==> run R <==
// b58_cliky
module b58_cliky
	(
		CLOCK_50,						 
    KEY,
    SW,
    HEX0, HEX1, HEX2, HEX3, HEX4, HEX5, HEX6, HEX7,
		PLOT_X,
		PLOT_Y,
		PLOT_COLOUR,
		PLOT_EN
	);
	input			CLOCK_50;				 
	input   [9:0]   SW;
	input   [3:0]   KEY;
    output 	[6:0]   HEX0, HEX1, HEX2, HEX3, HEX4, HEX5, HEX6, HEX7;
	output	[7:0]	PLOT_X;
	output	[7:0]	PLOT_Y;
	output	[2:0]	PLOT_COLOUR;
	output			PLOT_EN;
   wire resetn;
   assign resetn = SW[0];
	wire [2:0] colour;
	wire [7:0] x;
        wire [7:0] y;
	wire writeEn;
	assign PLOT_X = x;
	assign PLOT_Y = y;
	assign PLOT_COLOUR = colour;
	assign PLOT_EN = writeEn;
   wire [2:0] next_square, curr_square;
   wire [6:0] next_colour;
   wire [2:0] curr_colour;
   wire [3:0] next_mode, curr_mode;
   wire [15:0] score, high_score;
   wire [3:0] lives;
   wire times_up, have_pressed, correct_answer;
   wire [9:0] squares_drawn;
   wire [19:0] current_state, next_state;
   wire [4:0] pressed_key;
   top_clicky top(
   		.clk(CLOCK_50),
   		.resetn(resetn),
   		.restart(SW[9]),
   		.key1(~KEY[3]), .key2(~KEY[2]), .key3(~KEY[1]), .key4(~KEY[0]),
   		.next_square(next_square), 
		.curr_square(curr_square),
   		.next_colour(next_colour), 
   		.curr_colour(curr_colour),
   		.next_mode(next_mode), 
   		.curr_mode(curr_mode),
   		.score(score),
  		.high_score(high_score),
  		.lives(lives),
  		.x(x), 
  		.y(y),  
  		.colour(colour),  
  		.times_up(times_up), 
  		.have_pressed(have_pressed), 
  		.correct_answer(correct_answer),
  		.squares_drawn(squares_drawn),
   		.current_state(current_state), 
   		.next_state(next_state),
   		.pressed_key(pressed_key),
   		.plot(writeEn)  
   		);
      hex_display score_1(
        .IN(score[3:0]),
        .OUT(HEX0)
      );
      hex_display score_2(
        .IN(score[7:4]),
        .OUT(HEX1)
      );
	hex_display high_score_1(
        .IN(high_score[3:0]),
        .OUT(HEX6)
      );
	hex_display high_score_2(
        .IN(high_score[7:4]),
        .OUT(HEX7)
      );
      hex_display lives_count(
        .IN(lives),
        .OUT(HEX4)
      );
	assign HEX5 = 7'b1000111;
	assign HEX3 = 7'b0010010;
	assign HEX2 = 7'b1000110;
endmodule
export LEC_CHECK = 0
export ABC_AREA = 1
export CAP_MARGIN = 20
export CELL_PAD_IN_SITES_GLOBAL_PLACEMENT = 0
export CORE_MARGIN = 2
export CORE_UTILIZATION = 72
export CTS_CLUSTER_DIAMETER = 204
export CTS_CLUSTER_SIZE = 42
export GPL_TIMING_DRIVEN = 1
export MAX_ROUTING_LAYER = met4
export PLACE_DENSITY = 0.91
export SETUP_SLACK_MARGIN = -0.33
export SLEW_MARGIN = 20
create_clock -name core_clock -period 6.23 [get_ports {CLOCK_50}]
run.sh (not shown) runs the stock make flow with config.mk's settings and CLKGATE_MAP_FILE=.
==> inputs of run M, as changes to run R <==
Settings changed: ABC_AREA 1 to not set, CELL_PAD_IN_SITES_GLOBAL_PLACEMENT 0 to not set, CORE_UTILIZATION 72 to 60, CTS_CLUSTER_DIAMETER 204 to not set, CTS_CLUSTER_SIZE 42 to not set, GPL_TIMING_DRIVEN 1 to not set, MAX_ROUTING_LAYER met4 to not set, PLACE_DENSITY 0.91 to not set, SETUP_SLACK_MARGIN -0.33 to not set.
==> flow/constraint.sdc (replaced) <==
create_clock -name core_clock -period 8.46 [get_ports {CLOCK_50}]
set_input_delay 1.6920 -clock core_clock [delete_from_list [all_inputs] [get_ports {CLOCK_50}]]
set_output_delay 1.6920 -clock core_clock [all_outputs]
set_load 0.01 [all_outputs]
==> inputs of run Y, as changes to run R <==
Settings changed: ABC_AREA 1 to not set, CELL_PAD_IN_SITES_GLOBAL_PLACEMENT 0 to not set, CORE_UTILIZATION 72 to 40, CTS_CLUSTER_DIAMETER 204 to not set, CTS_CLUSTER_SIZE 42 to not set, GPL_TIMING_DRIVEN 1 to not set, MAX_ROUTING_LAYER met4 to not set, PLACE_DENSITY 0.91 to 0.6, SETUP_SLACK_MARGIN -0.33 to not set.
==> flow/constraint.sdc (replaced) <==
create_clock -name core_clock -period 16.0 [get_ports {CLOCK_50}]
set_input_delay 3.2000 -clock core_clock [delete_from_list [all_inputs] [get_ports {CLOCK_50}]]
set_output_delay 3.2000 -clock core_clock [all_outputs]
set_load 0.01 [all_outputs]
==> comparison <==
Against run Y, the final cell count of run M is higher by 6.6%.
Of run Y and run M, run M has the higher power (gap about 50%, measured against run M).
In run Y the clock skew is higher than in run M, by 0.0015 ns.
Run Y completed without violations. Run R died in global routing (5_1_grt). Run M finished but fails on setup timing.
First-iteration DRC count: run M is larger than run Y (38%).
Via count: run Y is lower than run M (about 12%).
Core utilization: run Y is lower than run M (35 points).
==> figures <==
| item | run R | run M | run Y |
|---|---|---|---|
| Chip height | 165 um | 182 um | 222 um |
| CP Capture Type | - | register | register |
| Status | stopped before the end | finished with violations | no timing/DRC/antenna violations |
| Failing step | global routing (5_1_grt) | - | - |
| Layout check failures | - | setup timing | - |
| Start point of the critical path | - | top.d0.score[14] | top.d0.score[14] |
| Final layout net count | - | 3102 | 2686 |
| WL met2 | - | 30.3 mm | 25.8 mm |
| Worst r2r path cells | - | 49 | 42 |
| Part of the total power dissipated in combinational logic | - | 0.186 | 0.185 |
| Die span in x | 165 um | 182 um | 222 um |
| Clock latency on the worst-skew pair | - | 0.54 ns | 0.56 ns |
| Chip Area | 0.0272 mm2 | 0.0331 mm2 | 0.0492 mm2 |
| Count of distinct cell types in the synthesized netlist | 69 | 116 | 116 |
| Number of cells on the worst hold path | - | 1 | 1 |
| Launch instance of the worst min-delay path | - | top.d0.squares_drawn[0] | top.d0.squares_drawn[0] |

---

==> inputs of run a <==
Starting RTL as in the previous note.
clock: 10.3 ns
lec_check: 0
abc_area: 1
cap_margin: 20
cell_pad_in_sites_global_placement: 0
core_margin: 2
core_utilization: 68
cts_cluster_diameter: 30
cts_cluster_size: 41
gpl_timing_driven: 1
hold_slack_margin: -0.09
slew_margin: 20
==> run b: changes against run a <==
ABC_AREA = unset   (was 1)
CELL_PAD_IN_SITES_GLOBAL_PLACEMENT = unset   (was 0)
CORE_UTILIZATION = 72   (was 68)
CTS_CLUSTER_DIAMETER = unset   (was 30)
CTS_CLUSTER_SIZE = unset   (was 41)
GPL_TIMING_DRIVEN = unset   (was 1)
HOLD_SLACK_MARGIN = unset   (was -0.09)
PLACE_DENSITY = 0.66   (was unset)
TNS_END_PERCENT = 5   (was unset)
==> summary.txt <==
Notes on the flow outputs.

- After detailed placement, the total cell area comes to 20,600 um^2.
- The detailed-placement wirelength estimate reads 40,400 um.
- The portion of synthesized cell area occupied by the leading cell type reads 0.233.
- The run stopped with a tool error.
- The total area inside the core boundary comes to 27,000 um^2.
- The met3 capacity usage during global routing reads 0.536.
- It got as far as global routing (5_1_grt) and failed there.
- The overall die size recorded for this design is 28,800 um^2.
- The sequential element share of the synthesized area reads 0.233.
- The weighted congestion at the end of routability-driven global placement is 0.949.
- met1 track demand over resource after global routing is 0.668.
- Including well taps, the total number of placed cells is 3,562.
- In this run, the synthesized area fraction spent on xor and xnor cells is recorded as 0.0338.
- In the Yosys report the total cell count is 3,054.
- The first error in the log reads "[ERROR GRT-0232] Routing congestion too high. Check the congestion heatmap in the GUI".
(the above is from run a)
==> summary.txt <==
From the run reports.

- The run finished, with violations left.
- In this run the layout check failures are negative setup slack.
- The met3 capacity usage during global routing reads 0.0613.
- Per the placement report, the placed cell count is 3,183.
- The weighted congestion at the end of routability-driven global placement is 0.965.
- The met1 layer usage reported by global route is 0.497.
- The number of setup violations in the final report is 18.
- The number of standard cells reported by yosys is 2,625.
- According to the floorplan report, the placeable core area is 26,000 um^2.
- The most used routing layer reads met2.
- The final global-route overflow total reads 0.
- The worst-margin pin slew reads 1.37 ns.
- Of the post-synthesis cell area, the dominant cell type holds 0.229.
- The final timing report gives a worst setup slack of -2.09 ns.
- The detailed-placement wirelength estimate reads 43,000 um.
- The most numerous cell type found on the critical path is buf_4.
- Per Yosys stat, the portion of area used by sequential elements is 0.229.
- The xor and xnor area share after synthesis reads 0.0576.
(the above is from run b)

---

==> inputs of 04-23 <==
Starting RTL as in the previous note.
Design b58_cliky, start of the top module:
module b58_cliky
	(
		CLOCK_50,						 
    KEY,
    SW,
    HEX0, HEX1, HEX2, HEX3, HEX4, HEX5, HEX6, HEX7,
		PLOT_X,
		PLOT_Y,
		PLOT_COLOUR,
		PLOT_EN
	);
	input			CLOCK_50;				 
	input   [9:0]   SW;
	input   [3:0]   KEY;
    output 	[6:0]   HEX0, HEX1, HEX2, HEX3, HEX4, HEX5, HEX6, HEX7;
	output	[7:0]	PLOT_X;
	output	[7:0]	PLOT_Y;
	output	[2:0]	PLOT_COLOUR;
	output			PLOT_EN;
   wire resetn;
   assign resetn = SW[0];
	wire [2:0] colour;
	wire [7:0] x;
        wire [7:0] y;
	wire writeEn;
	assign PLOT_X = x;
	assign PLOT_Y = y;
	assign PLOT_COLOUR = colour;
	assign PLOT_EN = writeEn;
   wire [2:0] next_square, curr_square;
   wire [6:0] next_colour;
   wire [2:0] curr_colour;
   wire [3:0] next_mode, curr_mode;
   wire [15:0] score, high_score;
   wire [3:0] lives;
   wire times_up, have_pressed, correct_answer;
   wire [9:0] squares_drawn;
   wire [19:0] current_state, next_state;
   wire [4:0] pressed_key;
   top_clicky top(
   		.clk(CLOCK_50),
   		.resetn(resetn),
   		.restart(SW[9]),
   		.key1(~KEY[3]), .key2(~KEY[2]), .key3(~KEY[1]), .key4(~KEY[0]),
   		.next_square(next_square), 
		.curr_square(curr_square),
   		.next_colour(next_colour), 
   		.curr_colour(curr_colour),
   		.next_mode(next_mode), 
   		.curr_mode(curr_mode),
   		.score(score),
  		.high_score(high_score),
  		.lives(lives),
  		.x(x), 
  		.y(y),  
  		.colour(colour),  
  		.times_up(times_up), 
  		.have_pressed(have_pressed), 
  		.correct_answer(correct_answer),
  		.squares_drawn(squares_drawn),
   		.current_state(current_state), 
   		.next_state(next_state),
   		.pressed_key(pressed_key),
   		.plot(writeEn)  
   		);
      hex_display score_1(
        .IN(score[3:0]),
        .OUT(HEX0)
      );
      hex_display score_2(
        .IN(score[7:4]),
        .OUT(HEX1)
      );
	hex_display high_score_1(
        .IN(high_score[3:0]),
        .OUT(HEX6)
  ...
make LEC_CHECK=0 CAP_MARGIN=20 CORE_ASPECT_RATIO=1.37 CORE_MARGIN=2 CORE_UTILIZATION=56 MIN_ROUTING_LAYER=met2 SLEW_MARGIN=30 TNS_END_PERCENT=20 finish   # period 16.0 ns
==> inputs of 05-19, as changes to 04-23 <==
CELL_PAD_IN_SITES_GLOBAL_PLACEMENT = 0   (was not set)
CORE_ASPECT_RATIO = not set   (was 1.37)
CORE_UTILIZATION = 70   (was 56)
CTS_CLUSTER_DIAMETER = 30   (was not set)
GPL_TIMING_DRIVEN = 1   (was not set)
MIN_ROUTING_LAYER = not set   (was met2)
SLEW_MARGIN = 20   (was 30)
TNS_END_PERCENT = not set   (was 20)
==> flow/constraint.sdc (replaced) <==
create_clock -name core_clock -period 10.5 [get_ports {CLOCK_50}]
set_input_delay 2.1000 -clock core_clock [delete_from_list [all_inputs] [get_ports {CLOCK_50}]]
set_output_delay 2.1000 -clock core_clock [all_outputs]
set_load 0.01 [all_outputs]
==> inputs of 05-28, as changes to 04-23 <==
CELL_PAD_IN_SITES_GLOBAL_PLACEMENT = 0   (was not set)
CORE_ASPECT_RATIO = not set   (was 1.37)
CORE_UTILIZATION = 68   (was 56)
CTS_CLUSTER_DIAMETER = 30   (was not set)
GPL_TIMING_DRIVEN = 1   (was not set)
MIN_ROUTING_LAYER = not set   (was met2)
SLEW_MARGIN = 20   (was 30)
TNS_END_PERCENT = not set   (was 20)
==> flow/constraint.sdc (replaced) <==
create_clock -name core_clock -period 10.3 [get_ports {CLOCK_50}]
set_input_delay 2.0600 -clock core_clock [delete_from_list [all_inputs] [get_ports {CLOCK_50}]]
set_output_delay 2.0600 -clock core_clock [all_outputs]
set_load 0.01 [all_outputs]
==> impl_results.html <==
<!-- implementation run metrics -->
<table>
<tr><th>Metric</th><th>Value</th></tr>
<tr><th colspan="2">GRT</th></tr>
<tr><td>Met1 Track Usage GR</td><td>0</td></tr>
<tr><th colspan="2">Cells and area</th></tr>
<tr><td>Non-filler instance count after layout</td><td>3045</td></tr>
<tr><td>Area of combinational cells with multiple inputs</td><td>13500 um2</td></tr>
<tr><th colspan="2">Setup path</th></tr>
<tr><td>Delay contributed by the slowest stage of the critical path</td><td>0.90 ns</td></tr>
<tr><td>Cell family contributing the most delay on the critical path</td><td>simple AND/OR/NAND/NOR gates</td></tr>
<tr><td>Depth of the worst register-to-register path</td><td>41</td></tr>
<tr><th colspan="2">Outcome</th></tr>
<tr><td>Run status</td><td>no timing/DRC/antenna violations</td></tr>
<tr><th colspan="2">Detailed routing</th></tr>
<tr><td>Count of vias placed by the detailed router</td><td>27.2k</td></tr>
<tr><td>Violation count after the first detailed-route iteration</td><td>7885</td></tr>
<tr><th colspan="2">Power</th></tr>
<tr><td>Power in combinational cells</td><td>0.282 mW</td></tr>
<tr><td>Power consumed by the clock network</td><td>0.637 mW</td></tr>
<tr><td>Fraction of power consumed by sequential logic</td><td>0.398</td></tr>
<tr><th colspan="2">Floorplanning</th></tr>
<tr><td>Pre-placement core utilization</td><td>0.571</td></tr>
<tr><td>Floorplan die width</td><td>161 um</td></tr>
<tr><th colspan="2">Worst hold path</th></tr>
<tr><td>Worst min-delay path startpoint</td><td>top.d0.squares_drawn[0]</td></tr>
</table>
the above is filed under 04-23

==> impl_results.html <==
<!-- implementation run metrics -->
<table>
<tr><th>Metric</th><th>Value</th></tr>
<tr><th colspan="2">Outcome</th></tr>
<tr><td>Run status</td><td>complete, but fails checks</td></tr>
<tr><td>Blocking Checks</td><td>negative setup slack</td></tr>
<tr><th colspan="2">Power</th></tr>
<tr><td>Power consumed by the clock network</td><td>1.28 mW</td></tr>
<tr><td>Fraction of power consumed by sequential logic</td><td>0.347</td></tr>
<tr><th colspan="2">Detailed routing</th></tr>
<tr><td>Count of vias placed by the detailed router</td><td>24.0k</td></tr>
<tr><td>Violation count after the first detailed-route iteration</td><td>4260</td></tr>
<tr><th colspan="2">Cells and area</th></tr>
<tr><td>Area of combinational cells with multiple inputs</td><td>14300 um2</td></tr>
<tr><td>Non-filler instance count after layout</td><td>3297</td></tr>
<tr><th colspan="2">Worst hold path</th></tr>
<tr><td>Worst min-delay path startpoint</td><td>top.d0.have_pressed</td></tr>
<tr><th colspan="2">STA</th></tr>
<tr><td>Final worst setup slack</td><td>-0.346 ns</td></tr>
<tr><td>Final setup violation count</td><td>18</td></tr>
<tr><th colspan="2">Setup path</th></tr>
<tr><td>Delay contributed by the slowest stage of the critical path</td><td>0.54 ns</td></tr>
<tr><td>Depth of the worst register-to-register path</td><td>53</td></tr>
<tr><td>Cell family contributing the most delay on the critical path</td><td>AND-OR/OR-AND gates</td></tr>
<tr><th colspan="2">Floorplanning</th></tr>
<tr><td>Floorplan die width</td><td>169 um</td></tr>
<tr><th colspan="2">GRT</th></tr>
<tr><td>Met1 Track Usage GR</td><td>0.520</td></tr>
</table>
the above is filed under 05-19

==> impl_results.html <==
<!-- implementation run metrics -->
<table>
<tr><th>Metric</th><th>Value</th></tr>
<tr><th colspan="2">Detailed routing</th></tr>
<tr><td>Count of vias placed by the detailed router</td><td>23.9k</td></tr>
<tr><th colspan="2">Setup path</th></tr>
<tr><td>Delay contributed by the slowest stage of the critical path</td><td>0.78 ns</td></tr>
<tr><th colspan="2">STA</th></tr>
<tr><td>Final worst setup slack</td><td>-1.79 ns</td></tr>
<tr><td>Final setup violation count</td><td>18</td></tr>
<tr><th colspan="2">GRT</th></tr>
<tr><td>Met1 Track Usage GR</td><td>0.483</td></tr>
<tr><th colspan="2">Outcome</th></tr>
<tr><td>Run status</td><td>complete, but fails checks</td></tr>
<tr><td>Blocking Checks</td><td>negative setup slack</td></tr>
<tr><th colspan="2">Power</th></tr>
<tr><td>Power consumed by the clock network</td><td>1.24 mW</td></tr>
</table>
the above is filed under 05-28

Power figures rest on the tool's default switching activity, not on a simulated workload.
